Design convolution_stage2, start of the top module:
module convolution_stage2 (
          in1,
          in2,
          in3,
          in4,
          in5,
          in6,
          in7,
          in8,
          clk,
          rst,
          start,
          conv_out
  );
Size in the first run: ~7200 cells after synthesis, about 810 I/O pins.
Settings: LEC_CHECK=0, CAP_MARGIN=20, CELL_PAD_IN_SITES_DETAIL_PLACEMENT=1, CELL_PAD_IN_SITES_GLOBAL_PLACEMENT=1, CORE_ASPECT_RATIO=1.35, CORE_MARGIN=2, CORE_UTILIZATION=64, CTS_CLUSTER_SIZE=68, GPL_ROUTABILITY_DRIVEN=1, GPL_TIMING_DRIVEN=0, HOLD_SLACK_MARGIN=0.11, MAX_ROUTING_LAYER=met5, SETUP_SLACK_MARGIN=3.22, SLEW_MARGIN=20, TNS_END_PERCENT=85; clock period 14.0 ns.
run.sh (not shown) runs the stock make flow with config.mk's settings and CLKGATE_MAP_FILE=.
The baseline died in 3_3_place_gp, error GPL-0301.
Edit:
- ABC_AREA: not set -> 1
- CELL_PAD_IN_SITES_DETAIL_PLACEMENT: 1 -> not set
- CELL_PAD_IN_SITES_GLOBAL_PLACEMENT: 1 -> not set
- CORE_ASPECT_RATIO: 1.35 -> 0.5
- CORE_UTILIZATION: 64 -> 67
- CTS_CLUSTER_DIAMETER: not set -> 342
- CTS_CLUSTER_SIZE: 68 -> 100
- GPL_ROUTABILITY_DRIVEN: 1 -> not set
- GPL_TIMING_DRIVEN: 0 -> not set
- HOLD_SLACK_MARGIN: 0.11 -> not set
- MAX_ROUTING_LAYER: met5 -> not set
- SETUP_SLACK_MARGIN: 3.22 -> not set
- TNS_END_PERCENT: 85 -> 5
What happened: This time the run finished with timing, DRC and antenna clean; die size is higher by about 1.3%; synthesized area came out higher by 5.9%; synthesized cell count is higher by 31%.
Edit:
- ABC_AREA: 1 -> not set
- CORE_ASPECT_RATIO: 0.5 -> not set
- CORE_UTILIZATION: 67 -> 52
- CTS_CLUSTER_DIAMETER: 342 -> not set
- CTS_CLUSTER_SIZE: 100 -> not set
- TNS_END_PERCENT: 5 -> not set
- clock period: 14.0 -> 8.15 ns (I/O delays scaled with it)
After rerunning: The new run finished with setup timing left; global-route usage is lower by 1.7 points; first-iteration DRC count is lower by 21%; utilization is lower by 7.9 points.
Edit:
- CORE_UTILIZATION: 52 -> 40
- clock period: 8.15 -> 14.0 ns (I/O delays scaled with it)
Outcome: The new run finished with timing, DRC and antenna clean; utilization fell by 23 points; worst setup slack is better by 4.3 ns; area after synthesis is unchanged; non-clock buffer count went down by 1253; synthesized cell count is unchanged; final cell count fell by about 7.5%.
Edit:
- CELL_PAD_IN_SITES_GLOBAL_PLACEMENT: not set -> 3
- CORE_UTILIZATION: 40 -> 27
- SLEW_MARGIN: 20 -> 10
=> Global-route usage falls by 5.9 points. Setup slack loses 0.052 ns. Die area rises by well over a third. Sequential share of layout area barely changes. Critical path depth rises by 3. Flip-flop count stays the same. Design area rises by a few percent.
Edit:
- ABC_AREA: not set -> 1
- CAP_MARGIN: 20 -> 35
- CELL_PAD_IN_SITES_DETAIL_PLACEMENT: not set -> 2
- CELL_PAD_IN_SITES_GLOBAL_PLACEMENT: 3 -> not set
- CORE_ASPECT_RATIO: not set -> 1.96
- CORE_UTILIZATION: 27 -> 48
- CTS_CLUSTER_DIAMETER: not set -> 339
- GPL_ROUTABILITY_DRIVEN: not set -> 0
- GPL_TIMING_DRIVEN: not set -> 0
- MAX_ROUTING_LAYER: not set -> met5
- SETUP_SLACK_MARGIN: not set -> 0.7
- SLEW_MARGIN: 10 -> 5
- TNS_END_PERCENT: not set -> 5
Outcome:
- This time the run ended with an error in 3_5_place_dp (DPL-0033)
- die size shrinks by 40%
- synthesized area grows by 5.9%
- synthesized cell count grows by 31%


convolution_stage2 again, from the RTL that the note above started with.
## convolution_stage2
module convolution_stage2 (
          in1,
          in2,
          in3,
          in4,
          in5,
          in6,
          in7,
          in8,
          clk,
          rst,
          start,
          conv_out
  );
input [99:0] in1, in2, in3, in4, in5, in6, in7, in8;
input         clk, rst, start;
output reg [7:0] conv_out;
wire  [3:0]  in1_1, in1_2, in1_3, in1_4, in1_5, in1_6, in1_7, in1_8, in1_9, in1_10, in1_11, in1_12, in1_13;
wire [3:0]   in1_14, in1_15, in1_16, in1_17, in1_18, in1_19, in1_20, in1_21, in1_22, in1_23, in1_24, in1_25;
wire  [3:0]  in2_1, in2_2, in2_3, in2_4, in2_5, in2_6, in2_7, in2_8, in2_9, in2_10, in2_11, in2_12, in2_13;
wire [3:0]   in2_14, in2_15, in2_16, in2_17, in2_18, in2_19, in2_20, in2_21, in2_22, in2_23, in2_24, in2_25;
wire  [3:0]  in3_1, in3_2, in3_3, in3_4, in3_5, in3_6, in3_7, in3_8, in3_9, in3_10, in3_11, in3_12, in3_13;
wire [3:0]   in3_14, in3_15, in3_16, in3_17, in3_18, in3_19, in3_20, in3_21, in3_22, in3_23, in3_24, in3_25;
wire  [3:0]  in4_1, in4_2, in4_3, in4_4, in4_5, in4_6, in4_7, in4_8, in4_9, in4_10, in4_11, in4_12, in4_13;
wire [3:0]   in4_14, in4_15, in4_16, in4_17, in4_18, in4_19, in4_20, in4_21, in4_22, in4_23, in4_24, in4_25;
wire  [3:0]  in5_1, in5_2, in5_3, in5_4, in5_5, in5_6, in5_7, in5_8, in5_9, in5_10, in5_11, in5_12, in5_13;
  ...
make LEC_CHECK=0 ABC_AREA=1 CAP_MARGIN=20 CORE_MARGIN=2 CORE_UTILIZATION=72 CTS_CLUSTER_DIAMETER=126 PLACE_DENSITY_LB_ADDON=0.02 SLEW_MARGIN=20 finish   # period 9.75 ns
The first run never finished: it broke off in global routing (5_1_grt), error GRT-0116.
==> next run, changes <==
ABC_AREA = not set   (was 1)
CORE_UTILIZATION = 45   (was 72)
CTS_CLUSTER_DIAMETER = not set   (was 126)
GPL_TIMING_DRIVEN = 0   (was not set)
PLACE_DENSITY_LB_ADDON = not set   (was 0.02)
clock period = 14.0 ns   (was 9.75 ns; I/O delays follow)
Result: The changed run finished but failed the layout checks on antenna rules, setup timing. Die size rose by 50%. Synthesized cell count fell by 24%. Area after synthesis fell by 5.6%.
==> next run, changes <==
ABC_AREA = 1   (was not set)
CORE_ASPECT_RATIO = 0.5   (was not set)
CORE_UTILIZATION = 67   (was 45)
CTS_CLUSTER_DIAMETER = 248   (was not set)
CTS_CLUSTER_SIZE = 100   (was not set)
GPL_TIMING_DRIVEN = not set   (was 0)
TNS_END_PERCENT = 5   (was not set)
After rerunning: With this change the flow completed without violations; worst setup slack improved by 0.53 ns; sequential cell count is unchanged; wire length drops by well over a third; final cell count increases by about a fifth; core utilization increases by 24 points; final area came out higher slightly; die area decreases by a quarter to a third.
==> next run, changes <==
ABC_AREA = not set   (was 1)
CELL_PAD_IN_SITES_DETAIL_PLACEMENT = 2   (was not set)
CELL_PAD_IN_SITES_GLOBAL_PLACEMENT = 1   (was not set)
CORE_ASPECT_RATIO = not set   (was 0.5)
CORE_UTILIZATION = 27   (was 67)
CTS_CLUSTER_DIAMETER = not set   (was 248)
CTS_CLUSTER_SIZE = 33   (was 100)
GPL_ROUTABILITY_DRIVEN = 1   (was not set)
TNS_END_PERCENT = not set   (was 5)
Via count shrinks by 13%.
Count of clock-buffer cells in the layout stays the same.
==> next run, changes <==
CELL_PAD_IN_SITES_DETAIL_PLACEMENT = not set   (was 2)
CELL_PAD_IN_SITES_GLOBAL_PLACEMENT = not set   (was 1)
CORE_ASPECT_RATIO = 0.51   (was not set)
CORE_UTILIZATION = 48   (was 27)
CTS_CLUSTER_SIZE = not set   (was 33)
GPL_ROUTABILITY_DRIVEN = not set   (was 1)
GPL_TIMING_DRIVEN = 0   (was not set)
MAX_ROUTING_LAYER = met5   (was not set)
SETUP_SLACK_MARGIN = -1.28   (was not set)
SLEW_MARGIN = 25   (was 20)
What happened:
- Now the flow finished but fails on setup timing
- wire length came out higher by 20%
- cell area decreases by 3.4%
- count of clock-buffer cells in the layout is unchanged
- die area came out lower by 43%
- worst hold slack gets better by 0.064 ns
- synthesized area does not change
- setup slack loses 1.4 ns
- core utilization goes up by 24 points
